### design/flow/config.mk
export PLATFORM = sky130hd
export DESIGN_NAME = inexact_filter
export DESIGN_NICKNAME = inexact_filter
export VERILOG_FILES = /design/flow/design.v
export SDC_FILE = /design/flow/constraint.sdc
export NUM_CORES = 4
export LEC_CHECK = 0
export CAP_MARGIN = 20
export CORE_MARGIN = 2
export CORE_UTILIZATION = 52
export CTS_CLUSTER_SIZE = 98
export SLEW_MARGIN = 20
### design/flow/design.v
`timescale 1ns / 1ps
module EC(
input H0,L0,EC_prev,H1,  
output EC_out,EC_next 
    );
wire w;  
assign w = ~(H0 | L0);
assign EC_next = (w & EC_prev);
assign EC_out = (EC_next & H1);
endmodule
`timescale 1ns / 1ps
module TBC(
input X0,X1,Y0,Y1,  
output H,L  
    );
assign H = ((X0) & (!Y1)) | (X1 & (!Y1)) | (X1 & (!Y0));
assign L = (!X1) & Y1;
endmodule
`timescale 1ns / 1ps
module mux8bit(
input sel,
input [7:0]I1,I0,
output [7:0]Y
    );
assign Y = sel ? I1 : I0;
endmodule
`timescale 1ns / 1ps
module TDS(
input [7:0]P0,P1,P2,
output [7:0]Min,Med,Max
    );
wire [20:0]w;
wire [5:0]EC_next;
wire [8:0]EC_out;
wire [2:0]mux_sel;
wire [7:0]Temp_max,Temp_min_1,Temp_min_2;
TBC TBC_1_MSB_67(.X0(P0[6]),.X1(P0[7]),.Y0(P1[6]),.Y1(P1[7]),.H(w[0]),.L(w[1]));
TBC TBC_1_BITS45(.X0(P0[4]),.X1(P0[5]),.Y0(P1[4]),.Y1(P1[5]),.H(w[2]),.L(w[3]));
TBC TBC_1_BITS23(.X0(P0[2]),.X1(P0[3]),.Y0(P1[2]),.Y1(P1[3]),.H(w[4]),.L(w[5]));
TBC TBC_1_LSB_01(.X0(P0[0]),.X1(P0[1]),.Y0(P1[0]),.Y1(P1[1]),.H(w[6]),.L());
EC EC_1_MSB_45(.H0(w[0]),.L0(w[1]),.EC_prev(1'b1),.H1(w[2]),.EC_next(EC_next[0]),.EC_out(EC_out[0]));
EC EC_1_BITS23(.H0(w[2]),.L0(w[3]),.EC_prev(EC_next[0]),.H1(w[4]),.EC_next(EC_next[1]),.EC_out(EC_out[1]));
EC EC_1_LSB_01(.H0(w[4]),.L0(w[5]),.EC_prev(EC_next[1]),.H1(w[6]),.EC_next(),.EC_out(EC_out[2]));
assign mux_sel[0] = EC_out[0] | EC_out[1] | EC_out[2] | w[0];  
mux8bit m_1_min(.sel(mux_sel[0]),.I1(P1),.I0(P0),.Y(Temp_min_1));
mux8bit m_1_max(.sel(mux_sel[0]),.I1(P0),.I0(P1),.Y(Temp_max));
TBC TBC_2_MSB_67(.X0(Temp_max[6]),.X1(Temp_max[7]),.Y0(P2[6]),.Y1(P2[7]),.H(w[7]),.L(w[8]));
TBC TBC_2_BITS45(.X0(Temp_max[4]),.X1(Temp_max[5]),.Y0(P2[4]),.Y1(P2[5]),.H(w[9]),.L(w[10]));
TBC TBC_2_BITS23(.X0(Temp_max[2]),.X1(Temp_max[3]),.Y0(P2[2]),.Y1(P2[3]),.H(w[11]),.L(w[12]));
TBC TBC_2_LSB_01(.X0(Temp_max[0]),.X1(Temp_max[1]),.Y0(P2[0]),.Y1(P2[1]),.H(w[13]),.L());
EC EC_2_MSB_45(.H0(w[7]),.L0(w[8]),.EC_prev(1'b1),.H1(w[9]),.EC_next(EC_next[2]),.EC_out(EC_out[3]));
EC EC_2_BITS23(.H0(w[9]),.L0(w[10]),.EC_prev(EC_next[2]),.H1(w[11]),.EC_next(EC_next[3]),.EC_out(EC_out[4]));
EC EC_2_LSB_01(.H0(w[11]),.L0(w[12]),.EC_prev(EC_next[3]),.H1(w[13]),.EC_next(),.EC_out(EC_out[5]));
assign mux_sel[1] = EC_out[3] | EC_out[4] | EC_out[5] | w[7];
mux8bit m_2_min(.sel(mux_sel[1]),.I1(P2),.I0(Temp_max),.Y(Temp_min_2));
mux8bit m_2_max(.sel(mux_sel[1]),.I1(Temp_max),.I0(P2),.Y(Max));  
TBC TBC_3_MSB_67(.X0(Temp_min_1[6]),.X1(Temp_min_1[7]),.Y0(Temp_min_2[6]),.Y1(Temp_min_2[7]),.H(w[14]),.L(w[15]));
TBC TBC_3_BITS45(.X0(Temp_min_1[4]),.X1(Temp_min_1[5]),.Y0(Temp_min_2[4]),.Y1(Temp_min_2[5]),.H(w[16]),.L(w[17]));
TBC TBC_3_BITS23(.X0(Temp_min_1[2]),.X1(Temp_min_1[3]),.Y0(Temp_min_2[2]),.Y1(Temp_min_2[3]),.H(w[18]),.L(w[19]));
TBC TBC_3_LSB_01(.X0(Temp_min_1[0]),.X1(Temp_min_1[1]),.Y0(Temp_min_2[0]),.Y1(Temp_min_2[1]),.H(w[20]),.L());
EC EC_3_MSB_45(.H0(w[14]),.L0(w[15]),.EC_prev(1'b1),.H1(w[16]),.EC_next(EC_next[4]),.EC_out(EC_out[6]));
EC EC_3_BITS23(.H0(w[16]),.L0(w[17]),.EC_prev(EC_next[4]),.H1(w[18]),.EC_next(EC_next[5]),.EC_out(EC_out[7]));
EC EC_3_LSB_01(.H0(w[18]),.L0(w[19]),.EC_prev(EC_next[5]),.H1(w[20]),.EC_next(),.EC_out(EC_out[8]));
assign mux_sel[2] = EC_out[6] | EC_out[7] | EC_out[8] | w[14];
mux8bit m_3_min(.sel(mux_sel[2]),.I1(Temp_min_2),.I0(Temp_min_1),.Y(Min));  
mux8bit m_3_max(.sel(mux_sel[2]),.I1(Temp_min_1),.I0(Temp_min_2),.Y(Med));  
endmodule
`timescale 1ns / 1ps
module inexact_filter
# (parameter COUNT= 256) 
(input [7:0] Pixel_in,
input  clk,
output [7:0] Median
);
    reg [7:0]  line_buff1 [COUNT-1:0];
    reg [7:0]  line_buff2 [COUNT-1:0];
    reg [7:0]  R1_Max,R1_Med,R1_Min,R2_Max,R2_Med,R2_Min,Buffer_reg;
    wire [7:0] Min,Max,Med,Last_Max,Last_Med,Last_Min;
    integer i;
    always @(posedge clk)begin
    Buffer_reg <= Pixel_in;
    end
    always @ (posedge clk)
    begin
    line_buff2[COUNT-1] <= Buffer_reg;
    line_buff1[COUNT-1] <= line_buff2[0];
    for ( i=0 ; i<COUNT-1; i=i+1 )
        line_buff2[i] <= line_buff2[i+1];
    for ( i=0 ; i<COUNT-1; i=i+1 )
         line_buff1[i] <= line_buff1[i+1];
    end 
    TDS tds1_1(.P0(line_buff1[0]),.P1(line_buff2[0]),.P2(Buffer_reg),.Min(Min),.Max(Max),.Med(Med));
    always @(posedge clk) begin
    R1_Max <= Max;
    R1_Med <= Med;
    R1_Min <= Min;
    end
    always @(posedge clk) begin
    R2_Max <= R1_Max;
    R2_Med <= R1_Med;
    R2_Min <= R1_Min;
    end
    TDS tds2_1(.P0(Max),.P1(R1_Max),.P2(R2_Max),.Min(Last_Min),.Max(),.Med());
    TDS tds2_2(.P0(Med),.P1(R1_Med),.P2(R2_Med),.Min(),.Max(),.Med(Last_Med));
    TDS tds2_3(.P0(Min),.P1(R1_Min),.P2(R2_Min),.Min(),.Max(Last_Max),.Med());
    TDS tds_f(.P0(Last_Min),.P1(Last_Med),.P2(Last_Max),.Min(),.Max(),.Med(Median));
    endmodule
### design/flow/run.sh
#!/bin/bash
# the make line also repeats each setting of config.mk as NAME=value (left out here)
make -C /OpenROAD-flow-scripts/flow DESIGN_CONFIG=/design/flow/config.mk WORK_HOME=/design/flow/orfs CLKGATE_MAP_FILE= finish
### design/flow/constraint.sdc
create_clock -name core_clock -period 10.3 [get_ports {clk}]
set_input_delay 2.0600 -clock core_clock [delete_from_list [all_inputs] [get_ports {clk}]]
set_output_delay 2.0600 -clock core_clock [all_outputs]
set_load 0.01 [all_outputs]
==> results.cfg, run 1 <==
; implementation run metrics
[clock_network]
hold_buffers = 0
clk_pin_slew_ns = 0.07
tritoncts = done
root_buffer = clkbuf_16
cts-buffers-inserted = 375
worstSkewPairLatency_ns = 0.91
clk_path_buf_depth = 4
cts-htree-levels = 5
cts_sinks = 4152

[logic_synthesis]
edf_count = 0
syn_area_sq_mm = 0.0886
adder_share = 0.000113
synthCells = 5008
most_common_cell = dfxtp_1
area_leaders = dfxtp_1 (94%), mux2i_1 (0.45%), nand2_1 (0.37%)
top_logic_kind = AND-OR/OR-AND gates
yosysChipArea_sq_mm = 0.0886
synth-xor-area-share = 0.000198
synth_top_area_share = 0.938
synthAoiAreaFrac = 0.0302
ys_sh_mux = 0.00775
synthTopCellsByCount = dfxtp_1 (4152), nand2_1 (87), nor2_1 (81), a21oi_1 (63), o21ai_0 (62)
ys_ff = 4152
async_flop_share = 0
yosysWarnings = 5
fp_nets = 5017
synth_cell_types = 103
synth_area_per_cell_sq_um = 17.7
yosys.area.top_type = dfxtp_1
ys.flop_type = dfxtp_1
ys_cells = 5008
yosys.area_share.simple = 0.0185
synth_seq_share = 0.938

[placement]
io_buffers = 16
dp_hpwl_um = 59200
gp_congestion = 0.794

[die]
die_y_um = 417
io_pins = 17
core_sq_mm = 0.169
num_rows = 151
fp.dieW_um = 417
fp_util = 0.523
die-area_sq_mm = 0.174

[pwr]
switching_power_mw = 5.71
ir_drop_v = 0.000206
p_leak_nw = 43.1
p_total_mw = 30.4
p_sw_frac = 0.188
power_frac_comb = 0.016
seq_power_mw = 16.2
intPower_mw = 24.7
powerDensity_mw_per_mm2 = 286
power.group.top = sequential cells
pwr-share-clk = 0.452
clock_power_mw = 13.7
p_comb_mw = 0.477
pwr-share-seq = 0.532

[critical_path]
worstSetupPathType = flip-flop to output port
rrSetupSlack_ns = 6.77
required_ns = 8.24
cp_num_buf_inv = 10
cp-startpoint = line_buff1[0][4]
reg2reg_to = R1_Med[4]
r2r_cells = 17
worstSetupStartpointType = flip-flop
path_depth = 33
endpoint_kind = output port
path_max_fanout = 7
cpMaxStageDelayCell = a222oi_1
slowest_delay_ns = 0.42
endpoint = Median[0]
r2r-start = line_buff1[0][4]
arrival_ns = 8.29
critPathTopFamily = AND-OR/OR-AND gates

[cells_and_area]
fin_nets = 5583
area_delta_synth_final_pct = 20.1
fillers = 12155

[timing]
hold_ws_ns = 0.273
finalCritPeriodShare = 1.00
hold_viol = 0
setup_violations = 2
period_needed_ns = 10.35
maxSlewHeadroom = 0.395
slew_viol_final = 0
finalClockSkew_ns = 0.0574
grt_setup_unrepaired = true
finalWorstSetupSlack_ns = -0.0495
max_freq_ghz = 0.0966
tightest_slew_ns = 0.901

[grt]
grt_max_degree = 24
grt-ovfl-total = 0
antenna_found_initial = 1
grt_pass1_wl_um = 186000
track_usage = 0.133
grt_pass1_vias = 34905

[routing]
via_per_inst = 4.25
first_pass_iters = 8
vias = 34336
antenna_left = 0
wire_per_inst_um = 14.0
drc = 0
wl_um = 113000
drt_iter0_drc = 1526

[status]
so.violations = negative setup slack
outcome = failed layout checks

[min_path]
min_path_cells = 0
hold_path_end = line_buff1[5][5]
hold_class = flip-flop to flip-flop
hp-start = line_buff1[6][5]

[run]
maxCapViolations = 0
warning_count = 29
[per-stage QoR]
stage | worst slack [ns] | instance area [sq um] | setup TNS [ns] | utilization | std cells
6_report | -0.0495 | 106000 | -0.0558 | 0.628 | 8072
5_1_grt | -0.421 | 106000 | -2.20 | 0.628 | 8070
4_1_cts | -0.258 | 106000 | -0.878 | 0.625 | 8049
3_5_place_dp | -0.0545 | 92500 | -0.0797 | 0.547 | 7353
3_3_place_gp | 0.0463 | 92500 | 0 | 0.547 | 7353
2_1_floorplan | 1.07 | 88600 | 0 | - | 5008
[layout make-up]
type                            instances  area [sq um]  share of cell area
Sequential cell                      4152         83100               0.782
Clock buffer                          534         11000               0.103
Multi-Input combinational cell        758          5660              0.0532
Tap cell                             2218          2780              0.0261
Timing Repair Buffer                  241          2010              0.0189
Clock inverter                        121          1590              0.0150
Inverter                               46           173             0.00162
Antenna cell                            2          5.00           0.0000471
[repair_timing]
item	CTS	global route
hold endpoints to repair	0	0
resized	115	90
setup endpoints to repair	8	8
cloned	2	1
buffers inserted	40	23
pin swaps	37	46
[layer usage]
metal | global-route usage | routed length [um] | up-vias
met5 | 0 | 0 | -
met4 | 0.0649 | 4280 | 0
met3 | 0.0339 | 4810 | 324
met2 | 0.179 | 44000 | 561
met1 | 0.198 | 59800 | 16170
li1 | - | - | 17281
==> inputs of run 2 (changes only) <==
ABC_AREA = 1   (was unset)
CORE_UTILIZATION = 19   (was 52)
CTS_CLUSTER_DIAMETER = 88   (was unset)
CTS_CLUSTER_SIZE = unset   (was 98)
GPL_TIMING_DRIVEN = 1   (was unset)
PLACE_DENSITY_LB_ADDON = 0.02   (was unset)
SETUP_SLACK_MARGIN = 0.37   (was unset)
SLEW_MARGIN = 30   (was 20)
clock period = 6.31 ns   (was 10.3 ns; I/O delays follow)
==> results.cfg, run 2 <==
; implementation run metrics
[status]
outcome = failed layout checks
so.violations = negative setup slack

[pwr]
seq_power_mw = 26.4
power.group.top = clock
p_leak_nw = 45.7
powerDensity_mw_per_mm2 = 472
p_sw_frac = 0.201
p_total_mw = 54.1
power_frac_comb = 0.015
pwr-share-seq = 0.488
p_comb_mw = 0.821
pwr-share-clk = 0.497
switching_power_mw = 10.9
clock_power_mw = 26.9
ir_drop_v = 0.000249
intPower_mw = 43.2

[grt]
grt_pass1_wl_um = 204000
track_usage = 0.0544
antenna_found_initial = 5
grt-ovfl-total = 0
grt_max_degree = 18
grt_pass1_vias = 36843

[routing]
via_per_inst = 2.79
vias = 34335
wl_um = 124000
drt_iter0_drc = 958
first_pass_iters = 4
antenna_left = 0
drc = 0
wire_per_inst_um = 10.1

[logic_synthesis]
yosysChipArea_sq_mm = 0.0872
ys_sh_mux = 0
synth-xor-area-share = 0
syn_area_sq_mm = 0.0872
most_common_cell = dfxtp_1
synthTopCellsByCount = dfxtp_1 (4152), nand2_1 (301), inv_1 (135), nand3_1 (88), o21ai_0 (52)
edf_count = 0
synthAoiAreaFrac = 0.0107
synthCells = 4967
async_flop_share = 0
synth_area_per_cell_sq_um = 17.5
top_logic_kind = simple AND/OR/NAND/NOR gates
synth_cell_types = 40
ys_cells = 4967
area_leaders = dfxtp_1 (95%), nand2_1 (1.3%), inv_1 (0.58%)
ys_ff = 4152
fp_nets = 4976
adder_share = 0
yosys.area_share.simple = 0.0272
yosysWarnings = 5
ys.flop_type = dfxtp_1
synth_top_area_share = 0.954
yosys.area.top_type = dfxtp_1
synth_seq_share = 0.954

[critical_path]
path_depth = 59
required_ns = 5.05
path_max_fanout = 8
r2r_cells = 25
cp-startpoint = line_buff1[0][3]
endpoint = Median[0]
worstSetupStartpointType = flip-flop
endpoint_kind = output port
worstSetupPathType = flip-flop to output port
critPathTopFamily = simple AND/OR/NAND/NOR gates
rrSetupSlack_ns = 2.98
r2r-start = line_buff1[0][3]
cp_num_buf_inv = 9
slowest_delay_ns = 0.33
cpMaxStageDelayCell = dfxtp_2
crit_top_cell = nand2_2
reg2reg_to = R1_Min[6]
arrival_ns = 7.50

[cells_and_area]
final_util = 0.251
instances_no_fill = 12314
fillers = 46647
area_delta_synth_final_pct = 31.5
fin_nets = 5813

[clock_network]
cts_sinks = 4152
cts-buffers-inserted = 461
clk_path_buf_depth = 4
tritoncts = done
clk_pin_slew_ns = 0.06
root_buffer = clkbuf_16
cts-htree-levels = 5
worstSkewPairLatency_ns = 0.95

[timing]
finalCritPeriodShare = 1.39
grt_setup_unrepaired = true
finalWorstSetupSlack_ns = -2.45
maxSlewHeadroom = 0.594
max_freq_ghz = 0.114
tightest_slew_ns = 0.602
setup_violations = 8
hold_viol = 0
period_needed_ns = 8.76
finalClockSkew_ns = 0.0407
slew_viol_final = 0

[die]
fp.dieW_um = 681
io_pins = 17
fp_util = 0.191
die_y_um = 681
die-area_sq_mm = 0.464
num_rows = 248
core_sq_mm = 0.456

[min_path]
hp-start = line_buff1[154][4]
hold_class = flip-flop to flip-flop
min_path_cells = 0
hold_path_end = line_buff1[153][4]

[run]
warning_count = 31
maxCapViolations = 0

[placement]
io_buffers = 16
place_inst = 11430
place_ws_ns = -2.45
gp_congestion = 0.681
dp_hpwl_um = 60500
## run 2: routing by layer
metal  vias up  share of wire  track usage
met3       506          0.065       0.0183
met1     16024           0.50       0.0728
li1      17210              -            -
met5         -              0            0
met2       595           0.38       0.0740
met4         0          0.060       0.0347
## run 2: metrics by stage
stage / TNS, ns / cell area [sq um] / hold slack [ns]
after detailed placement: -19.22 / 97600 / 0.312
after CTS: -21.77 / 114000 / 0.288
after floorplan: -5.45 / 87200 / 0.310
after global placement: -19.87 / 97600 / 0.310
after global routing: -24.40 / 115000 / 0.297
final: -19.25 / 115000 / 0.297
## run 2: final cells by class
| cell class | count | area (sq um) | share of cell area |
|---|---|---|---|
| Tap cell | 6125 | 7660 | 0.0669 |
| Clock buffer | 704 | 14000 | 0.122 |
| Sequential cell | 4152 | 83100 | 0.725 |
| Timing Repair Buffer | 384 | 3180 | 0.0277 |
| Multi-Input combinational cell | 647 | 4270 | 0.0372 |
| Clock inverter | 142 | 1750 | 0.0153 |
| Antenna cell | 2 | 5.00 | 0.0000437 |
| Inverter | 158 | 613 | 0.00535 |
## run 2: what timing repair did
item,in CTS,in global routing
setup endpoints to repair,8,8
hold buffers,0,0
gates resized,152,106
setup buffers,18,13
pin swaps,66,102
gates cloned,5,0
==> inputs of run 3 (changes only) <==
ABC_AREA = unset   (was 1)
CORE_UTILIZATION = 40   (was 19)
CTS_CLUSTER_DIAMETER = unset   (was 88)
GPL_TIMING_DRIVEN = unset   (was 1)
MAX_ROUTING_LAYER = met4   (was unset)
MIN_ROUTING_LAYER = met2   (was unset)
PLACE_DENSITY_LB_ADDON = unset   (was 0.02)
SETUP_SLACK_MARGIN = unset   (was 0.37)
SLEW_MARGIN = 25   (was 30)
clock period = 11.0 ns   (was 6.31 ns; I/O delays follow)
==> results.cfg, run 3 <==
; implementation run metrics
[routing]
vias = 46779
drc = 0
antenna_left = 0
drt_iter0_drc = 2281
first_pass_iters = 7
wl_um = 126000
wire_per_inst_um = 14.1
via_per_inst = 5.23

[min_path]
min_path_cells = 0
hold_path_end = line_buff1[192][0]
hp-start = line_buff1[193][0]
hold_class = flip-flop to flip-flop

[status]
outcome = complete, no violations

[logic_synthesis]
synth_top_area_share = 0.938
synth-xor-area-share = 0.000198
synth_cell_types = 103
ys_cells = 5008
edf_count = 0
yosys.area_share.simple = 0.0185
area_leaders = dfxtp_1 (94%), mux2i_1 (0.45%), nand2_1 (0.37%)
synthCells = 5008
async_flop_share = 0
syn_area_sq_mm = 0.0886
synthTopCellsByCount = dfxtp_1 (4152), nand2_1 (87), nor2_1 (81), a21oi_1 (63), o21ai_0 (62)
ys.flop_type = dfxtp_1
most_common_cell = dfxtp_1
fp_nets = 5017
yosys.area.top_type = dfxtp_1
synthAoiAreaFrac = 0.0302
ys_ff = 4152
synth_seq_share = 0.938
synth_area_per_cell_sq_um = 17.7
ys_sh_mux = 0.00775
yosysChipArea_sq_mm = 0.0886
adder_share = 0.000113
top_logic_kind = AND-OR/OR-AND gates
yosysWarnings = 5

[pwr]
switching_power_mw = 5.43
p_sw_frac = 0.191
p_comb_mw = 0.562
p_leak_nw = 43.6
pwr-share-clk = 0.446
intPower_mw = 23.0
seq_power_mw = 15.2
clock_power_mw = 12.7
ir_drop_v = 0.000200
power_frac_comb = 0.020
powerDensity_mw_per_mm2 = 262
pwr-share-seq = 0.534
power.group.top = sequential cells

[placement]
io_buffers = 16
gp_congestion = 0.805
dp_hpwl_um = 69200

[timing]
slew_viol_final = 0
setup_violations = 0
tightest_slew_ns = 0.691
finalCritPeriodShare = 0.975
period_needed_ns = 10.73
maxSlewHeadroom = 0.539
max_freq_ghz = 0.0932
finalClockSkew_ns = 0.0874
grt_setup_unrepaired = true
hold_viol = 0
hold_ws_ns = 0.262

[critical_path]
required_ns = 8.80
cp-startpoint = line_buff1[0][5]
worstSetupPathType = flip-flop to output port
cp_num_buf_inv = 11
slowest_delay_ns = 0.52
endpoint = Median[6]
cpMaxStageDelayCell = or4_4
reg2reg_to = R1_Med[4]
path_depth = 35
r2r_cells = 16
path_max_fanout = 7
crit_top_cell = buf_6
critPathTopFamily = AND-OR/OR-AND gates
endpoint_kind = output port
arrival_ns = 8.53
r2r-start = line_buff1[0][5]
rrSetupSlack_ns = 7.32
worstSetupStartpointType = flip-flop

[clock_network]
clk_pin_slew_ns = 0.06
tritoncts = done
hold_buffers = 0
cts-htree-levels = 5
root_buffer = clkbuf_16
cts_sinks = 4152
clk_path_buf_depth = 4
cts-buffers-inserted = 378
worstSkewPairLatency_ns = 0.95

[die]
num_rows = 172
die-area_sq_mm = 0.225
fp_util = 0.403
fp.dieW_um = 475
die_y_um = 475
core_sq_mm = 0.220
io_pins = 17

[grt]
grt-ovfl-total = 0
antenna_found_initial = 0
grt_pass1_wl_um = 201000
grt_max_degree = 18
track_usage = 0.177
grt_pass1_vias = 56558

[cells_and_area]
area_delta_synth_final_pct = 22.1
fin_nets = 5706
final_util = 0.492

[run]
maxCapViolations = 0
warning_count = 28
## run 3: metrics by stage
step | instances | TNS [ns] | total power, mW | setup slack (ns) | area [sq um]
2_1_floorplan | 5008 | 0 | 15.7 | 1.63 | 88600
3_3_place_gp | 8229 | -0.00377 | 16.0 | -0.00377 | 94500
3_5_place_dp | 8229 | 0 | 16.0 | 0.0180 | 94500
4_1_cts | 8912 | 0 | 28.8 | 0.000621 | 107000
5_1_grt | 8935 | -0.738 | 29.6 | -0.211 | 108000
6_report | 8937 | 0 | 28.4 | 0.272 | 108000
## run 3: repair_timing
action                                 4_1_cts  5_1_grt
setup endpoints to repair                    8        8
gates resized                              117      119
gates cloned                                 0        0
pin swaps                                   34       45
setup buffers                               24       26
endpoints found under the hold margin        0        0
## run 3: layout make-up
type / count / area, sq um
Sequential cell: 4152 / 83100
Clock inverter: 115 / 1450
Inverter: 46 / 173
Clock buffer: 545 / 10900
Fill cell: 18318 / 112000
Antenna cell: 2 / 5.00
Tap cell: 2958 / 3700
Multi-Input combinational cell: 757 / 5810
Timing Repair Buffer: 362 / 2920
## run 3: layer usage
metal | GRT usage | wire (um)
met1 | - | 0
met5 | - | 0
met3 | 0.256 | 55200
met2 | 0.178 | 66200
met4 | 0.0406 | 4240
==> inputs of run 4 (changes only) <==
CORE_UTILIZATION = 70   (was 40)
CTS_CLUSTER_SIZE = 57   (was unset)
MAX_ROUTING_LAYER = unset   (was met4)
MIN_ROUTING_LAYER = unset   (was met2)
PLACE_DENSITY_LB_ADDON = 0.0   (was unset)
SETUP_SLACK_MARGIN = 2.64   (was unset)
SLEW_MARGIN = 20   (was 25)
clock period = 9.03 ns   (was 11.0 ns; I/O delays follow)
==> results.cfg, run 4 <==
; flow metrics
[placement]
dp_hpwl_um = 70700
io_buffers = 16
gp_congestion = 0.849
place_ws_ns = -1.01
place_inst = 6911

[die]
core_sq_mm = 0.126
fp.dieW_um = 360
num_rows = 130
die_y_um = 360
die-area_sq_mm = 0.129
io_pins = 17
fp_util = 0.706

[logic_synthesis]
synth_area_per_cell_sq_um = 17.7
area_leaders = dfxtp_1 (94%), mux2i_1 (0.45%), nand2_1 (0.37%)
synth_top_area_share = 0.938
syn_area_sq_mm = 0.0886
yosysChipArea_sq_mm = 0.0886
synthTopCellsByCount = dfxtp_1 (4152), nand2_1 (87), nor2_1 (81), a21oi_1 (63), o21ai_0 (62)
synth_seq_share = 0.938
edf_count = 0
synthCells = 5008
yosys.area.top_type = dfxtp_1
synth_cell_types = 103
yosysWarnings = 5
ys.flop_type = dfxtp_1
synth-xor-area-share = 0.000198
ys_sh_mux = 0.00775
synthAoiAreaFrac = 0.0302
fp_nets = 5017
most_common_cell = dfxtp_1
ys_ff = 4152
adder_share = 0.000113
top_logic_kind = AND-OR/OR-AND gates
ys_cells = 5008
async_flop_share = 0
yosys.area_share.simple = 0.0185

[status]
lastStage = clock tree synthesis
outcome = stopped before the end
error = [ERROR DPL-0033] detailed placement checks failed during check placement.
run 4: stage by stage:
step	instance area, sq um	hold slack (ns)	total power, mW
floorplan	88700	0.310	19.1
global placement	92800	0.310	19.4
detailed placement	92800	0.312	19.4
==> inputs of run 5 (changes only) <==
ABC_AREA = 0   (was unset)
CELL_PAD_IN_SITES_DETAIL_PLACEMENT = 2   (was unset)
CELL_PAD_IN_SITES_GLOBAL_PLACEMENT = 1   (was unset)
CORE_ASPECT_RATIO = 1.47   (was unset)
CORE_UTILIZATION = 40   (was 70)
CTS_CLUSTER_SIZE = 48   (was 57)
GPL_ROUTABILITY_DRIVEN = 0   (was unset)
GPL_TIMING_DRIVEN = 0   (was unset)
HOLD_SLACK_MARGIN = 0.09   (was unset)
MAX_ROUTING_LAYER = met4   (was unset)
MIN_ROUTING_LAYER = met2   (was unset)
PLACE_DENSITY_LB_ADDON = unset   (was 0.0)
SETUP_SLACK_MARGIN = 1.93   (was 2.64)
SLEW_MARGIN = 25   (was 20)
TNS_END_PERCENT = 55   (was unset)
clock period = 11.0 ns   (was 9.03 ns; I/O delays follow)
==> results.cfg, run 5 <==
; flow metrics
[status]
outcome = stopped before the end
lastStage = global routing
error = [ERROR GRT-0232] Routing congestion too high. Check the congestion heatmap in the GUI.

[placement]
dp_hpwl_um = 85600
place_ws_ns = -0.903
place_inst = 7978
io_buffers = 16

[logic_synthesis]
edf_count = 0
yosys.area_share.simple = 0.0185
yosysChipArea_sq_mm = 0.0886
yosys.area.top_type = dfxtp_1
ys.flop_type = dfxtp_1
yosysWarnings = 5
ys_cells = 5008
synth_area_per_cell_sq_um = 17.7
synth_cell_types = 103
ys_ff = 4152
synth_top_area_share = 0.938
synthAoiAreaFrac = 0.0302
most_common_cell = dfxtp_1
area_leaders = dfxtp_1 (94%), mux2i_1 (0.45%), nand2_1 (0.37%)
top_logic_kind = AND-OR/OR-AND gates
synth-xor-area-share = 0.000198
fp_nets = 5017
async_flop_share = 0
ys_sh_mux = 0.00775
synthCells = 5008
synthTopCellsByCount = dfxtp_1 (4152), nand2_1 (87), nor2_1 (81), a21oi_1 (63), o21ai_0 (62)
adder_share = 0.000113
syn_area_sq_mm = 0.0886
synth_seq_share = 0.938

[clock_network]
root_buffer = clkbuf_16
clk_path_buf_depth = 4
cts_sinks = 4152
hold_buffers = 0
cts-buffers-inserted = 354
cts-htree-levels = 5

[die]
die-area_sq_mm = 0.225
core_sq_mm = 0.220
die_y_um = 575
fp.dieW_um = 392
num_rows = 209
io_pins = 17
fp_util = 0.402

[grt]
grt-ovfl-total = 86
track_usage = 0.397
## run 5: per-stage QoR
step	cell area, sq um	power [mW]	hold WS, ns
global placement	92500	15.8	0.310
detailed placement	92500	15.8	0.313
floorplan	88700	15.7	0.310
CTS	106000	29.4	0.264
## run 5: layer usage
metal	track usage	overflow
met1	-	-
met2	0.493	11
met3	0.421	59
met4	0.150	16
met5	-	-
## run 5: what timing repair did
| item | 4_1_cts |
|---|---|
| resized | 258 |
| cloned | 2 |
| setup buffers | 84 |
| pin swaps | 56 |
| endpoints found under the setup margin | 8 |
| endpoints found under the hold margin | 0 |
==> inputs of run 6 (changes only) <==
ABC_AREA = 1   (was 0)
CELL_PAD_IN_SITES_DETAIL_PLACEMENT = unset   (was 2)
CELL_PAD_IN_SITES_GLOBAL_PLACEMENT = unset   (was 1)
CORE_ASPECT_RATIO = 0.51   (was 1.47)
CORE_UTILIZATION = 70   (was 40)
CTS_CLUSTER_DIAMETER = 88   (was unset)
CTS_CLUSTER_SIZE = unset   (was 48)
GPL_ROUTABILITY_DRIVEN = unset   (was 0)
GPL_TIMING_DRIVEN = 1   (was 0)
HOLD_SLACK_MARGIN = unset   (was 0.09)
MAX_ROUTING_LAYER = unset   (was met4)
MIN_ROUTING_LAYER = unset   (was met2)
PLACE_DENSITY_LB_ADDON = 0.02   (was unset)
SETUP_SLACK_MARGIN = 2.26   (was 1.93)
SLEW_MARGIN = 30   (was 25)
TNS_END_PERCENT = unset   (was 55)
clock period = 7.83 ns   (was 11.0 ns; I/O delays follow)
==> results.cfg, run 6 <==
; implementation run metrics
[timing]
finalCritPeriodShare = 1.41
max_freq_ghz = 0.0907
finalClockSkew_ns = 0.0633
tightest_slew_ns = 0.728
grt_setup_unrepaired = true
maxSlewHeadroom = 0.510
tns_ns = -23.80
hold_viol = 0
finalWorstSetupSlack_ns = -3.19
hold_ws_ns = 0.288
slew_viol_final = 0
period_needed_ns = 11.02
setup_violations = 8

[pwr]
power.group.top = sequential cells
ir_drop_v = 0.000362
p_comb_mw = 0.765
p_sw_frac = 0.223
p_total_mw = 38.8
pwr-share-clk = 0.432
p_leak_nw = 42.8
switching_power_mw = 8.66
pwr-share-seq = 0.548
power_frac_comb = 0.020
intPower_mw = 30.1
clock_power_mw = 16.8
seq_power_mw = 21.3
powerDensity_mw_per_mm2 = 374

[logic_synthesis]
async_flop_share = 0
edf_count = 0
top_logic_kind = simple AND/OR/NAND/NOR gates
area_leaders = dfxtp_1 (95%), nand2_1 (1.3%), inv_1 (0.58%)
ys_cells = 4967
adder_share = 0
synth_seq_share = 0.954
synth-xor-area-share = 0
syn_area_sq_mm = 0.0872
synth_cell_types = 40
synthCells = 4967
synth_top_area_share = 0.954
yosysChipArea_sq_mm = 0.0872
ys.flop_type = dfxtp_1
ys_sh_mux = 0
yosys.area_share.simple = 0.0272
yosysWarnings = 5
synth_area_per_cell_sq_um = 17.5
fp_nets = 4976
synthTopCellsByCount = dfxtp_1 (4152), nand2_1 (301), inv_1 (135), nand3_1 (88), o21ai_0 (52)
synthAoiAreaFrac = 0.0107
most_common_cell = dfxtp_1
ys_ff = 4152
yosys.area.top_type = dfxtp_1

[placement]
io_buffers = 16
gp_congestion = 0.796
placed_cell_area_sq_mm = 0.0914
dp_hpwl_um = 68100

[grt]
antenna_found_initial = 23
track_usage = 0.307
grt_max_degree = 21
grt_pass1_vias = 41167
grt_pass1_wl_um = 285000
grt-ovfl-total = 0

[status]
so.violations = negative setup slack
outcome = failed layout checks

[routing]
drt_iter0_drc = 3969
antenna_left = 0
via_per_inst = 5.07
wl_um = 211000
first_pass_iters = 8
vias = 38024
wire_per_inst_um = 28.1
drc = 0

[cells_and_area]
seq_area_sq_mm = 0.0831
fin_nets = 5648
area_delta_synth_final_pct = 19.1
stdcell_area_sq_mm = 0.104
fillers = 4760
comb_area_sq_mm = 0.00486

[clock_network]
clk_pin_slew_ns = 0.08
cts_sinks = 4152
cts-buffers-inserted = 304
cts-htree-levels = 5
worstSkewPairLatency_ns = 0.94
root_buffer = clkbuf_16
hold_buffers = 0
tritoncts = done
clk_path_buf_depth = 4

[critical_path]
arrival_ns = 9.46
required_ns = 6.26
crit_top_cell = nand2_1
cpMaxStageDelayCell = dfxtp_2
r2r_cells = 31
path_depth = 60
rrSetupSlack_ns = 3.28
worstSetupStartpointType = flip-flop
r2r-start = line_buff1[0][3]
cp-startpoint = line_buff1[0][3]
slowest_delay_ns = 0.36
endpoint = Median[0]
cp_num_buf_inv = 17
critPathTopFamily = simple AND/OR/NAND/NOR gates
worstSetupPathType = flip-flop to output port
reg2reg_to = R1_Med[4]
endpoint_kind = output port
path_max_fanout = 8

[die]
num_rows = 92
die-area_sq_mm = 0.128
fp_util = 0.706
die_y_um = 256
core_sq_mm = 0.124
fp.dieW_um = 498
io_pins = 17

[min_path]
hp-start = line_buff2[246][4]
hold_class = flip-flop to flip-flop
min_path_cells = 0
hold_path_end = line_buff2[245][4]

[run]
maxCapViolations = 0
warning_count = 32
-- run 6: layout make-up --
| class | instances | share of cell area |
|---|---|---|
| Antenna cell | 8 | 0.000193 |
| Clock inverter | 97 | 0.0109 |
| Sequential cell | 4152 | 0.801 |
| Clock buffer | 422 | 0.0848 |
| Multi-Input combinational cell | 647 | 0.0469 |
| Inverter | 158 | 0.00593 |
| Tap cell | 1645 | 0.0198 |
| Timing Repair Buffer | 376 | 0.0306 |
-- run 6: repair_timing --
item | CTS | global route
cloned | 7 | 0
gates resized | 236 | 197
setup buffers | 50 | 35
setup endpoints to repair | 8 | 8
pin swaps | 95 | 101
-- run 6: metal layers --
layer / vias to the layer above / routed length (um) / GRT usage
met4: 24 / 11400 / 0.138
met2: 1668 / 105000 / 0.513
met1: 18831 / 80400 / 0.384
li1: 16717 / - / -
met5: - / 266 / 0
met3: 784 / 13200 / 0.0707
-- run 6: per-stage QoR --
stage / cells / util / setup slack, ns
after floorplan: 4967 / - / 0.489
after global placement: 6886 / 0.740 / -0.792
after detailed placement: 6886 / 0.740 / -0.983
after CTS: 7462 / 0.832 / -1.84
after global routing: 7499 / 0.840 / -3.25
final: 7505 / 0.840 / -3.19
==> inputs of run 7 (changes only) <==
ABC_AREA = unset   (was 1)
CORE_ASPECT_RATIO = unset   (was 0.51)
CTS_CLUSTER_DIAMETER = unset   (was 88)
GPL_TIMING_DRIVEN = unset   (was 1)
PLACE_DENSITY_LB_ADDON = unset   (was 0.02)
SETUP_SLACK_MARGIN = -0.79   (was 2.26)
SLEW_MARGIN = 20   (was 30)
clock period = 8.74 ns   (was 7.83 ns; I/O delays follow)
==> results.cfg, run 7 <==
; flow metrics
[status]
outcome = stopped before the end
lastStage = clock tree synthesis
error = [ERROR DPL-0033] detailed placement checks failed during check placement.

[logic_synthesis]
yosysChipArea_sq_mm = 0.0886
yosys.area.top_type = dfxtp_1
yosysWarnings = 5
syn_area_sq_mm = 0.0886
synth-xor-area-share = 0.000198
ys_cells = 5008
area_leaders = dfxtp_1 (94%), mux2i_1 (0.45%), nand2_1 (0.37%)
most_common_cell = dfxtp_1
ys_ff = 4152
synthAoiAreaFrac = 0.0302
async_flop_share = 0
top_logic_kind = AND-OR/OR-AND gates
synth_area_per_cell_sq_um = 17.7
adder_share = 0.000113
yosys.area_share.simple = 0.0185
ys.flop_type = dfxtp_1
synth_seq_share = 0.938
fp_nets = 5017
synthCells = 5008
synth_cell_types = 103
ys_sh_mux = 0.00775
synthTopCellsByCount = dfxtp_1 (4152), nand2_1 (87), nor2_1 (81), a21oi_1 (63), o21ai_0 (62)
edf_count = 0
synth_top_area_share = 0.938

[placement]
gp_congestion = 0.876
io_buffers = 16
place_ws_ns = -1.05
place_inst = 6922
dp_hpwl_um = 69700

[die]
core_sq_mm = 0.126
num_rows = 130
die_y_um = 360
die-area_sq_mm = 0.129
io_pins = 17
fp.dieW_um = 360
fp_util = 0.706
-- run 7: through the flow --
stage | hold WS (ns) | util | cell area, sq um
2_1_floorplan | 0.310 | - | 88600
3_3_place_gp | 0.310 | 0.739 | 92800
3_5_place_dp | 0.312 | 0.739 | 92800
==> inputs of run 8 (changes only) <==
ABC_AREA = 1   (was unset)
CORE_UTILIZATION = 72   (was 70)
CTS_CLUSTER_DIAMETER = 385   (was unset)
CTS_CLUSTER_SIZE = 15   (was unset)
GPL_ROUTABILITY_DRIVEN = 0   (was unset)
HOLD_SLACK_MARGIN = 0.29   (was unset)
PLACE_DENSITY = 0.37   (was unset)
SETUP_SLACK_MARGIN = 0.71   (was -0.79)
clock period = 4.22 ns   (was 8.74 ns; I/O delays follow)
==> results.cfg, run 8 <==
; flow metrics
[status]
outcome = stopped before the end
lastStage = clock tree synthesis
error = [ERROR DPL-0033] detailed placement checks failed during check placement.

[die]
fp.dieW_um = 352
fp_util = 0.727
die-area_sq_mm = 0.124
io_pins = 17
core_sq_mm = 0.120
num_rows = 127
die_y_um = 352

[logic_synthesis]
yosysWarnings = 5
ys_ff = 4152
ys_cells = 4967
yosys.area.top_type = dfxtp_1
synth_area_per_cell_sq_um = 17.5
async_flop_share = 0
ys.flop_type = dfxtp_1
synth_top_area_share = 0.954
synth_seq_share = 0.954
top_logic_kind = simple AND/OR/NAND/NOR gates
yosysChipArea_sq_mm = 0.0872
synthAoiAreaFrac = 0.0107
synthTopCellsByCount = dfxtp_1 (4152), nand2_1 (301), inv_1 (135), nand3_1 (88), o21ai_0 (52)
synth-xor-area-share = 0
ys_sh_mux = 0
syn_area_sq_mm = 0.0872
synthCells = 4967
fp_nets = 4976
edf_count = 0
adder_share = 0
area_leaders = dfxtp_1 (95%), nand2_1 (1.3%), inv_1 (0.58%)
yosys.area_share.simple = 0.0272
synth_cell_types = 40
most_common_cell = dfxtp_1

[placement]
dp_hpwl_um = 51200
io_buffers = 16
place_inst = 6883
place_ws_ns = -3.56
==> run 8: metrics by stage <==
stage	hold slack [ns]	util	instance area, sq um	power (mW)
2_1_floorplan	0.310	-	87200	40.8
3_5_place_dp	0.312	0.764	91600	41.3
3_3_place_gp	0.310	0.764	91600	41.3
==> inputs of run 9 (changes only) <==
ABC_AREA = unset   (was 1)
CORE_UTILIZATION = 60   (was 72)
CTS_CLUSTER_DIAMETER = 280   (was 385)
CTS_CLUSTER_SIZE = unset   (was 15)
GPL_ROUTABILITY_DRIVEN = unset   (was 0)
HOLD_SLACK_MARGIN = unset   (was 0.29)
PLACE_DENSITY = unset   (was 0.37)
SETUP_SLACK_MARGIN = unset   (was 0.71)
clock period = 11.6 ns   (was 4.22 ns; I/O delays follow)
==> results.cfg, run 9 <==
; implementation run metrics
[routing]
antenna_left = 0
vias = 33449
wire_per_inst_um = 14.5
wl_um = 111000
first_pass_iters = 5
drt_iter0_drc = 1474
via_per_inst = 4.40
drc = 0

[run]
maxCapViolations = 0
warning_count = 28

[timing]
tightest_slew_ns = 0.727
setup_violations = 0
maxSlewHeadroom = 0.510
finalClockSkew_ns = 0.0615
hold_viol = 0
grt_setup_unrepaired = true
hold_ws_ns = 0.268
max_freq_ghz = 0.0877
finalCritPeriodShare = 0.983
slew_viol_final = 0
finalWorstSetupSlack_ns = 0.197
period_needed_ns = 11.40
tns_ns = 0

[min_path]
hold_path_end = line_buff2[121][6]
hp-start = line_buff2[122][6]
min_path_cells = 0
hold_class = flip-flop to flip-flop

[logic_synthesis]
synthTopCellsByCount = dfxtp_1 (4152), nand2_1 (87), nor2_1 (81), a21oi_1 (63), o21ai_0 (62)
synth_top_area_share = 0.938
synth_cell_types = 103
async_flop_share = 0
fp_nets = 5017
ys_cells = 5008
ys_ff = 4152
synth_area_per_cell_sq_um = 17.7
syn_area_sq_mm = 0.0886
yosysWarnings = 5
adder_share = 0.000113
ys.flop_type = dfxtp_1
ys_sh_mux = 0.00775
yosysChipArea_sq_mm = 0.0886
yosys.area.top_type = dfxtp_1
yosys.area_share.simple = 0.0185
synthAoiAreaFrac = 0.0302
synthCells = 5008
top_logic_kind = AND-OR/OR-AND gates
synth-xor-area-share = 0.000198
most_common_cell = dfxtp_1
synth_seq_share = 0.938
edf_count = 0
area_leaders = dfxtp_1 (94%), mux2i_1 (0.45%), nand2_1 (0.37%)

[pwr]
p_comb_mw = 0.328
intPower_mw = 21.7
p_leak_nw = 41.9
ir_drop_v = 0.000154
powerDensity_mw_per_mm2 = 257
power.group.top = sequential cells
p_sw_frac = 0.187
switching_power_mw = 5.00
seq_power_mw = 14.4
clock_power_mw = 12.0
pwr-share-seq = 0.538
power_frac_comb = 0.012
pwr-share-clk = 0.449

[die]
die_y_um = 388
die-area_sq_mm = 0.151
core_sq_mm = 0.147
fp_util = 0.602
fp.dieW_um = 388
io_pins = 17
num_rows = 141

[critical_path]
r2r-start = line_buff1[0][5]
r2r_cells = 13
critPathTopFamily = AND-OR/OR-AND gates
arrival_ns = 9.08
path_max_fanout = 12
rrSetupSlack_ns = 7.90
crit_top_cell = buf_4
required_ns = 9.28
reg2reg_to = R1_Min[0]
path_depth = 30
cp-startpoint = line_buff1[0][5]
cpMaxStageDelayCell = clkdlybuf4s50_1
slowest_delay_ns = 0.53
worstSetupPathType = flip-flop to output port
cp_num_buf_inv = 5
worstSetupStartpointType = flip-flop
endpoint_kind = output port
endpoint = Median[6]

[clock_network]
clk_pin_slew_ns = 0.06
tritoncts = done
clk_path_buf_depth = 4
hold_buffers = 0
cts_sinks = 4152
worstSkewPairLatency_ns = 0.90
root_buffer = clkbuf_16
cts-htree-levels = 5
cts-buffers-inserted = 365

[cells_and_area]
fillers = 9301
area_delta_synth_final_pct = 17.2
fin_nets = 5404

[grt]
antenna_found_initial = 1
track_usage = 0.150
grt_pass1_vias = 34389
grt_pass1_wl_um = 183000
grt_max_degree = 30
grt-ovfl-total = 0

[placement]
dp_hpwl_um = 55600
gp_congestion = 0.827
place_ws_ns = 0.385
io_buffers = 16

[status]
outcome = complete, no violations
==> run 9: repair_timing <==
action                                  CTS  global route
cloned                                    0             1
resized                                  14            36
hold endpoints to repair                  0             0
buffers inserted                          4             3
pin swaps                                 1             7
endpoints found under the setup margin    7             7
==> run 9: cell type report <==
class                   instances  area [sq um]  area share
diodes                          1          2.50   0.0000241
clock buffers                 528         10800       0.104
clock inverters               109          1490      0.0143
inverters                      46           173     0.00166
multi-input cells             758          5180      0.0499
flip-flops and latches       4152         83100       0.801
well taps                    1930          2410      0.0233
repair buffers                 72           609     0.00587
==> run 9: routing by layer <==
metal  up-vias  track usage  wire [um]
met1     15700        0.230      58900
met2       559        0.206      44000
met5         -            0          0
li1      16913            -          -
met3       277       0.0327       4330
met4         0       0.0645       3220
==> run 9: stage by stage <==
stage / utilization / instances / power [mW] / cell area [sq um]
floorplan: - / 5008 / 14.9 / 88600
global placement: 0.620 / 6950 / 15.0 / 91300
detailed placement: 0.620 / 6950 / 15.0 / 91300
CTS: 0.705 / 7591 / 27.0 / 104000
global route: 0.705 / 7595 / 27.6 / 104000
finish: 0.705 / 7596 / 26.7 / 104000
==> inputs of run 10 (changes only) <==
CORE_UTILIZATION = 70   (was 60)
CTS_CLUSTER_DIAMETER = unset   (was 280)
CTS_CLUSTER_SIZE = 57   (was unset)
SETUP_SLACK_MARGIN = 1.55   (was unset)
clock period = 10.2 ns   (was 11.6 ns; I/O delays follow)
==> results.cfg, run 10 <==
; flow metrics
[logic_synthesis]
ys_cells = 5008
synth_cell_types = 103
adder_share = 0.000113
ys.flop_type = dfxtp_1
yosys.area_share.simple = 0.0185
synthTopCellsByCount = dfxtp_1 (4152), nand2_1 (87), nor2_1 (81), a21oi_1 (63), o21ai_0 (62)
yosysWarnings = 5
synth-xor-area-share = 0.000198
yosysChipArea_sq_mm = 0.0886
ys_ff = 4152
most_common_cell = dfxtp_1
edf_count = 0
synthAoiAreaFrac = 0.0302
syn_area_sq_mm = 0.0886
async_flop_share = 0
ys_sh_mux = 0.00775
fp_nets = 5017
synth_area_per_cell_sq_um = 17.7
top_logic_kind = AND-OR/OR-AND gates
synth_top_area_share = 0.938
area_leaders = dfxtp_1 (94%), mux2i_1 (0.45%), nand2_1 (0.37%)
synth_seq_share = 0.938
synthCells = 5008
yosys.area.top_type = dfxtp_1

[placement]
gp_congestion = 0.822
io_buffers = 16
dp_hpwl_um = 69200
placed_cell_area_sq_mm = 0.0919

[status]
error = [ERROR DPL-0033] detailed placement checks failed during check placement.
lastStage = clock tree synthesis
outcome = stopped before the end

[die]
core_sq_mm = 0.126
die-area_sq_mm = 0.129
die_y_um = 360
fp.dieW_um = 360
num_rows = 130
fp_util = 0.706
io_pins = 17
==> run 10: stage by stage <==
step	util	std cells	setup slack, ns	hold slack (ns)	TNS (ns)
3_5_place_dp	0.732	6782	-0.112	0.312	-0.187
3_3_place_gp	0.732	6782	0.0508	0.310	0
2_1_floorplan	-	5008	1.21	0.310	0
==> inputs of run 11 (changes only) <==
ABC_AREA = 0   (was unset)
CELL_PAD_IN_SITES_DETAIL_PLACEMENT = 1   (was unset)
CORE_UTILIZATION = 22   (was 70)
CTS_CLUSTER_SIZE = unset   (was 57)
MAX_ROUTING_LAYER = met4   (was unset)
MIN_ROUTING_LAYER = met2   (was unset)
SETUP_SLACK_MARGIN = unset   (was 1.55)
clock period = 14.0 ns   (was 10.2 ns; I/O delays follow)
==> results.cfg, run 11 <==
; implementation run metrics
[status]
outcome = complete, no violations

[cells_and_area]
instances_no_fill = 11095
final_util = 0.272
stdcell_area_sq_mm = 0.109
area_delta_synth_final_pct = 23.2
fin_nets = 5489

[timing]
period_needed_ns = 13.28
slew_viol_final = 0
setup_violations = 0
tns_ns = 0
finalClockSkew_ns = 0.0906
max_freq_ghz = 0.0753
hold_viol = 0
tightest_slew_ns = 0.896
maxSlewHeadroom = 0.403
finalWorstSetupSlack_ns = 0.720
hold_ws_ns = 0.242
grt_setup_unrepaired = false
finalCritPeriodShare = 0.949

[pwr]
power_frac_comb = 0.016
p_sw_frac = 0.200
pwr-share-seq = 0.528
pwr-share-clk = 0.456
p_leak_nw = 42.5
switching_power_mw = 4.52
powerDensity_mw_per_mm2 = 207
intPower_mw = 18.1
seq_power_mw = 11.9
p_comb_mw = 0.361
clock_power_mw = 10.3
ir_drop_v = 0.000180
power.group.top = sequential cells
p_total_mw = 22.6

[logic_synthesis]
synthAoiAreaFrac = 0.0302
most_common_cell = dfxtp_1
synth_cell_types = 103
ys_cells = 5008
area_leaders = dfxtp_1 (94%), mux2i_1 (0.45%), nand2_1 (0.37%)
syn_area_sq_mm = 0.0886
synth_area_per_cell_sq_um = 17.7
top_logic_kind = AND-OR/OR-AND gates
synthTopCellsByCount = dfxtp_1 (4152), nand2_1 (87), nor2_1 (81), a21oi_1 (63), o21ai_0 (62)
synthCells = 5008
ys_ff = 4152
synth-xor-area-share = 0.000198
yosysChipArea_sq_mm = 0.0886
edf_count = 0
adder_share = 0.000113
synth_seq_share = 0.938
async_flop_share = 0
fp_nets = 5017
ys.flop_type = dfxtp_1
yosys.area.top_type = dfxtp_1
synth_top_area_share = 0.938
yosys.area_share.simple = 0.0185
yosysWarnings = 5
ys_sh_mux = 0.00775

[clock_network]
cts_sinks = 4152
cts-htree-levels = 5
hold_buffers = 0
tritoncts = done
cts-buffers-inserted = 369
root_buffer = clkbuf_16
clk_path_buf_depth = 4
clk_pin_slew_ns = 0.07
worstSkewPairLatency_ns = 0.91

[critical_path]
worstSetupStartpointType = flip-flop
path_depth = 32
cp-startpoint = line_buff1[0][5]
reg2reg_to = R1_Med[4]
cp_num_buf_inv = 7
cpMaxStageDelayCell = dfxtp_2
worstSetupPathType = flip-flop to output port
arrival_ns = 10.48
path_max_fanout = 14
r2r_cells = 14
rrSetupSlack_ns = 9.42
slowest_delay_ns = 0.54
endpoint_kind = output port
critPathTopFamily = AND-OR/OR-AND gates
r2r-start = line_buff2[0][4]
endpoint = Median[0]
required_ns = 11.20
crit_top_cell = buf_4

[routing]
drc = 0
antenna_left = 0
first_pass_iters = 4
wire_per_inst_um = 13.2
drt_iter0_drc = 2147
vias = 46295
via_per_inst = 4.17
wl_um = 146000

[die]
die_y_um = 639
die-area_sq_mm = 0.408
core_sq_mm = 0.402
num_rows = 233
fp_util = 0.221
fp.dieW_um = 639
io_pins = 17

[grt]
track_usage = 0.112
antenna_found_initial = 0
grt-ovfl-total = 0
grt_pass1_vias = 58091
grt_pass1_wl_um = 228000
grt_max_degree = 22

[min_path]
min_path_cells = 0
hp-start = line_buff1[133][0]
hold_class = flip-flop to flip-flop
hold_path_end = line_buff1[132][0]

[placement]
place_inst = 10388
place_ws_ns = 0.880
io_buffers = 16
dp_hpwl_um = 80700
placed_cell_area_sq_mm = 0.0961
gp_congestion = 0.737

[run]
maxCapViolations = 0
warning_count = 28
run 11: per-layer routing:
layer	up-vias	share of wire	track usage
li1	17094	-	-
met4	0	0.039	0.0279
met3	510	0.42	0.152
met5	-	0	-
met2	11580	0.54	0.121
met1	17111	0	-
run 11: area by class of cell:
type | count | area (sq um)
diodes | 28 | 70.1
well taps | 5287 | 6620
flip-flops and latches | 4152 | 83100
clock buffers | 528 | 10700
inverters | 46 | 173
multi-input cells | 758 | 5120
repair buffers | 153 | 1240
clock inverters | 143 | 2120
fillers | 41971 | 293000
run 11: what timing repair did:
item / in CTS / in global routing
pin swaps: 1 / 3
endpoints found under the setup margin: 4 / 7
resized: 2 / 19
cloned: 1 / 0
buffers inserted: 0 / 7
==> inputs of run 12 (changes only) <==
ABC_AREA = 1   (was 0)
CELL_PAD_IN_SITES_DETAIL_PLACEMENT = unset   (was 1)
CORE_ASPECT_RATIO = 0.68   (was unset)
CORE_UTILIZATION = 72   (was 22)
CTS_CLUSTER_DIAMETER = 192   (was unset)
CTS_CLUSTER_SIZE = 14   (was unset)
HOLD_SLACK_MARGIN = 0.3   (was unset)
MAX_ROUTING_LAYER = unset   (was met4)
MIN_ROUTING_LAYER = unset   (was met2)
PLACE_DENSITY = 0.38   (was unset)
SETUP_SLACK_MARGIN = -0.41   (was unset)
SLEW_MARGIN = 40   (was 20)
clock period = 6.01 ns   (was 14.0 ns; I/O delays follow)
==> results.cfg, run 12 <==
; flow metrics
[die]
die_y_um = 291
io_pins = 17
num_rows = 105
fp.dieW_um = 426
core_sq_mm = 0.120
fp_util = 0.724
die-area_sq_mm = 0.124

[logic_synthesis]
synthCells = 4967
synth-xor-area-share = 0
edf_count = 0
ys_sh_mux = 0
yosysWarnings = 5
syn_area_sq_mm = 0.0872
synthAoiAreaFrac = 0.0107
fp_nets = 4976
adder_share = 0
yosys.area_share.simple = 0.0272
ys.flop_type = dfxtp_1
synth_seq_share = 0.954
most_common_cell = dfxtp_1
yosys.area.top_type = dfxtp_1
area_leaders = dfxtp_1 (95%), nand2_1 (1.3%), inv_1 (0.58%)
top_logic_kind = simple AND/OR/NAND/NOR gates
synth_area_per_cell_sq_um = 17.5
synthTopCellsByCount = dfxtp_1 (4152), nand2_1 (301), inv_1 (135), nand3_1 (88), o21ai_0 (52)
ys_ff = 4152
yosysChipArea_sq_mm = 0.0872
async_flop_share = 0
synth_top_area_share = 0.954
synth_cell_types = 40
ys_cells = 4967

[placement]
dp_hpwl_um = 59200
place_inst = 6854
gp_congestion = 0.828
io_buffers = 16
placed_cell_area_sq_mm = 0.0915
place_ws_ns = -2.38

[status]
error = [ERROR DPL-0033] detailed placement checks failed during check placement.
outcome = stopped before the end
lastStage = clock tree synthesis
==> inputs of run 13 (changes only) <==
ABC_AREA = unset   (was 1)
CORE_ASPECT_RATIO = unset   (was 0.68)
CORE_UTILIZATION = 63   (was 72)
CTS_CLUSTER_SIZE = unset   (was 14)
HOLD_SLACK_MARGIN = unset   (was 0.3)
PLACE_DENSITY = unset   (was 0.38)
SETUP_SLACK_MARGIN = unset   (was -0.41)
SLEW_MARGIN = 20   (was 40)
clock period = 11.6 ns   (was 6.01 ns; I/O delays follow)
==> results.cfg, run 13 <==
; implementation run metrics
[status]
outcome = complete, no violations

[grt]
met1_usage = 0.239
track_usage = 0.166
gr-max-usage-layer = met2
antenna_found_initial = 2
grt_max_degree = 29
grt_pass1_vias = 35101
met2_usage = 0.243
grt-ovfl-total = 0
grt_pass1_wl_um = 189000
grtUsageMet3 = 0.0384

[routing]
wl_um = 116000
antenna_left = 0
drc = 0
first_pass_iters = 5
drt_iter0_drc = 1813
vias = 33729
via_per_inst = 4.47
antenna_cells = 0
wire_per_inst_um = 15.4

[timing]
tightest_slew_ns = 0.785
slew_viol_final = 0
period_needed_ns = 11.20
finalWorstSetupSlack_ns = 0.403
maxSlewHeadroom = 0.471
hold_viol = 0
finalCritPeriodShare = 0.965
finalClockSkew_ns = 0.0688
hold_ws_ns = 0.263
setup_violations = 0
max_freq_ghz = 0.0893

[cells_and_area]
area_delta_synth_final_pct = 17.3
final_util = 0.745
stdcell_area_sq_mm = 0.104
fillers = 7971
fin_nets = 5416
seq_area_sq_mm = 0.0831
comb_area_sq_mm = 0.00525

[die]
fp.dieW_um = 379
fp_util = 0.635
num_rows = 137
core_sq_mm = 0.140
die_y_um = 379
die-area_sq_mm = 0.144
io_pins = 17

[logic_synthesis]
yosys.area.top_type = dfxtp_1
ys_cells = 5008
yosysWarnings = 5
synth_seq_share = 0.938
yosys.area_share.simple = 0.0185
synthAoiAreaFrac = 0.0302
ys.flop_type = dfxtp_1
syn_area_sq_mm = 0.0886
top_logic_kind = AND-OR/OR-AND gates
ys_ff = 4152
synth-xor-area-share = 0.000198
adder_share = 0.000113
synth_area_per_cell_sq_um = 17.7
synthCells = 5008
synth_cell_types = 103
synth_top_area_share = 0.938
ys_sh_mux = 0.00775
fp_nets = 5017
yosysChipArea_sq_mm = 0.0886
most_common_cell = dfxtp_1
synthTopCellsByCount = dfxtp_1 (4152), nand2_1 (87), nor2_1 (81), a21oi_1 (63), o21ai_0 (62)
edf_count = 0
area_leaders = dfxtp_1 (94%), mux2i_1 (0.45%), nand2_1 (0.37%)
async_flop_share = 0

[critical_path]
cp_num_buf_inv = 3
endpoint_kind = output port
worstSetupPathType = flip-flop to output port
rrSetupSlack_ns = 7.96
worstSetupStartpointType = flip-flop
path_max_fanout = 12
r2r-start = line_buff1[0][5]
slowest_delay_ns = 0.57
r2r_cells = 13
reg2reg_to = R1_Min[2]
cpMaxStageDelayCell = nor4b_4
critPathTopFamily = AND-OR/OR-AND gates
endpoint = Median[6]
required_ns = 9.28
arrival_ns = 8.88
cp-startpoint = line_buff1[0][5]
path_depth = 28

[pwr]
ir_drop_v = 0.000196
power.group.top = sequential cells
intPower_mw = 21.8
clock_power_mw = 12.2
pwr-share-seq = 0.535
power_frac_comb = 0.013
p_leak_nw = 42.0
pwr-share-clk = 0.452
seq_power_mw = 14.4
powerDensity_mw_per_mm2 = 258
p_comb_mw = 0.343
p_sw_frac = 0.189
switching_power_mw = 5.07
p_total_mw = 26.9

[clock_network]
clk_path_buf_depth = 4
root_buffer = clkbuf_16
cts-htree-levels = 5
worstSkewPairLatency_ns = 0.92
cts-buffers-inserted = 359
tritoncts = done
clk_pin_slew_ns = 0.06
cts_sinks = 4152

[placement]
gp_congestion = 0.848
io_buffers = 16
dp_hpwl_um = 55100
placed_cell_area_sq_mm = 0.0913
place_ws_ns = 0.534

[min_path]
hold_path_end = line_buff2[94][0]
hp-start = line_buff2[95][0]
min_path_cells = 0
hold_class = flip-flop to flip-flop

[run]
warning_count = 29
maxCapViolations = 0
-- run 13: layer usage --
layer	wire length, um	vias to the layer above
li1	-	16914
met1	58800	15925
met2	49100	610
met3	4750	280
met4	3770	0
met5	0	-
-- run 13: area by class of cell --
type | count | share of cell area
sequential | 4152 | 0.800
clock buffer | 511 | 0.100
multi-input combinational | 758 | 0.0505
inverter | 46 | 0.00166
timing repair buffer | 90 | 0.00727
tap | 1876 | 0.0226
clock inverter | 115 | 0.0181
-- run 13: per-stage QoR --
stage	cells	TNS [ns]
4_1_cts	7530	0
2_1_floorplan	5008	0
5_1_grt	7548	-0.0457
3_5_place_dp	6902	0
3_3_place_gp	6902	0
6_report	7548	0
-- run 13: repair_timing --
item	in CTS	in global routing
hold buffers	0	0
buffers inserted	2	17
pin swaps	1	16
gates resized	13	59
setup endpoints to repair	7	7
gates cloned	0	1
==> inputs of run 14 (changes only) <==
ABC_AREA = 1   (was unset)
CORE_UTILIZATION = 67   (was 63)
CTS_CLUSTER_DIAMETER = unset   (was 192)
CTS_CLUSTER_SIZE = 98   (was unset)
clock period = 11.3 ns   (was 11.6 ns; I/O delays follow)
==> results.cfg, run 14 <==
; implementation run metrics
[status]
outcome = complete, no violations

[run]
maxCapViolations = 0
warning_count = 30

[pwr]
switching_power_mw = 5.29
power.group.top = sequential cells
ir_drop_v = 0.000214
pwr-share-seq = 0.543
pwr-share-clk = 0.448
power_frac_comb = 0.009
intPower_mw = 21.9
clock_power_mw = 12.2
p_comb_mw = 0.258
powerDensity_mw_per_mm2 = 268
p_leak_nw = 41.7
p_sw_frac = 0.195
seq_power_mw = 14.7

[routing]
drc = 0
wire_per_inst_um = 16.5
vias = 32023
drt_iter0_drc = 1466
antenna_left = 0
wl_um = 121000
via_per_inst = 4.36
first_pass_iters = 4

[logic_synthesis]
synthCells = 4967
synth_area_per_cell_sq_um = 17.5
ys.flop_type = dfxtp_1
yosys.area.top_type = dfxtp_1
synth_seq_share = 0.954
yosysChipArea_sq_mm = 0.0872
yosys.area_share.simple = 0.0272
synthAoiAreaFrac = 0.0107
ys_cells = 4967
async_flop_share = 0
edf_count = 0
synthTopCellsByCount = dfxtp_1 (4152), nand2_1 (301), inv_1 (135), nand3_1 (88), o21ai_0 (52)
ys_sh_mux = 0
top_logic_kind = simple AND/OR/NAND/NOR gates
synth-xor-area-share = 0
fp_nets = 4976
ys_ff = 4152
adder_share = 0
syn_area_sq_mm = 0.0872
area_leaders = dfxtp_1 (95%), nand2_1 (1.3%), inv_1 (0.58%)
synth_cell_types = 40
yosysWarnings = 5
most_common_cell = dfxtp_1
synth_top_area_share = 0.954

[timing]
max_freq_ghz = 0.0954
hold_viol = 0
slew_viol_final = 0
finalCritPeriodShare = 0.927
grt_setup_unrepaired = false
maxSlewHeadroom = 0.459
tightest_slew_ns = 0.803
finalClockSkew_ns = 0.0654
setup_violations = 0
tns_ns = 0
period_needed_ns = 10.48
finalWorstSetupSlack_ns = 0.820

[placement]
io_buffers = 16
gp_congestion = 0.797
place_ws_ns = 1.20
dp_hpwl_um = 49500
placed_cell_area_sq_mm = 0.0894
place_inst = 6715

[critical_path]
crit_top_cell = nand2_1
endpoint_kind = output port
cp-startpoint = line_buff1[0][7]
path_depth = 55
slowest_delay_ns = 0.55
arrival_ns = 8.22
cpMaxStageDelayCell = clkdlybuf4s50_1
cp_num_buf_inv = 5
endpoint = Median[3]
r2r-start = line_buff1[0][7]
r2r_cells = 13
rrSetupSlack_ns = 8.13
reg2reg_to = R1_Min[5]
required_ns = 9.04
worstSetupPathType = flip-flop to output port
critPathTopFamily = simple AND/OR/NAND/NOR gates
worstSetupStartpointType = flip-flop
path_max_fanout = 24

[cells_and_area]
fin_nets = 5347
fillers = 6376
comb_area_sq_mm = 0.00347
final_util = 0.784
area_delta_synth_final_pct = 16.4
instances_no_fill = 7344
seq_area_sq_mm = 0.0831
stdcell_area_sq_mm = 0.101

[min_path]
hold_class = flip-flop to flip-flop
hp-start = line_buff1[79][5]
min_path_cells = 0
hold_path_end = line_buff1[78][5]

[grt]
track_usage = 0.190
grt-ovfl-total = 0
antenna_found_initial = 5
grt_pass1_vias = 35213
grt_pass1_wl_um = 195000
grt_max_degree = 25

[clock_network]
tritoncts = done
clk_path_buf_depth = 4
clk_pin_slew_ns = 0.07
worstSkewPairLatency_ns = 0.90
root_buffer = clkbuf_16
cts-buffers-inserted = 360
cts-htree-levels = 5
cts_sinks = 4152

[die]
num_rows = 132
core_sq_mm = 0.129
fp_util = 0.674
fp.dieW_um = 365
die_y_um = 365
io_pins = 17
die-area_sq_mm = 0.133
-- run 14: layout make-up --
class | instances | area share
Multi-Input combinational cell | 644 | 0.0342
Inverter | 158 | 0.00597
Antenna cell | 2 | 0.0000493
Tap cell | 1742 | 0.0215
Timing Repair Buffer | 22 | 0.00202
Clock inverter | 114 | 0.0127
Sequential cell | 4152 | 0.819
Clock buffer | 510 | 0.104
-- run 14: layer usage --
layer / share of wire / track usage / wire [um]
met5: 0 / 0 / 0
met4: 0.024 / 0.0696 / 2920
met3: 0.031 / 0.0372 / 3820
met2: 0.48 / 0.308 / 57800
met1: 0.47 / 0.256 / 56800
-- run 14: stage by stage --
| step | power [mW] | hold slack [ns] |
|---|---|---|
| floorplan | 15.2 | 0.310 |
| global placement | 15.3 | 0.310 |
| detailed placement | 15.3 | 0.312 |
| CTS | 27.4 | 0.269 |
| global route | 28.0 | 0.285 |
| finish | 27.2 | 0.277 |
-- run 14: timing repair --
item                       4_1_cts  5_1_grt
resized                          0       29
hold buffers                     0        0
buffers inserted                 0        1
setup endpoints to repair        0        8
No activity file was given, so power comes from the tool's default toggle rates.
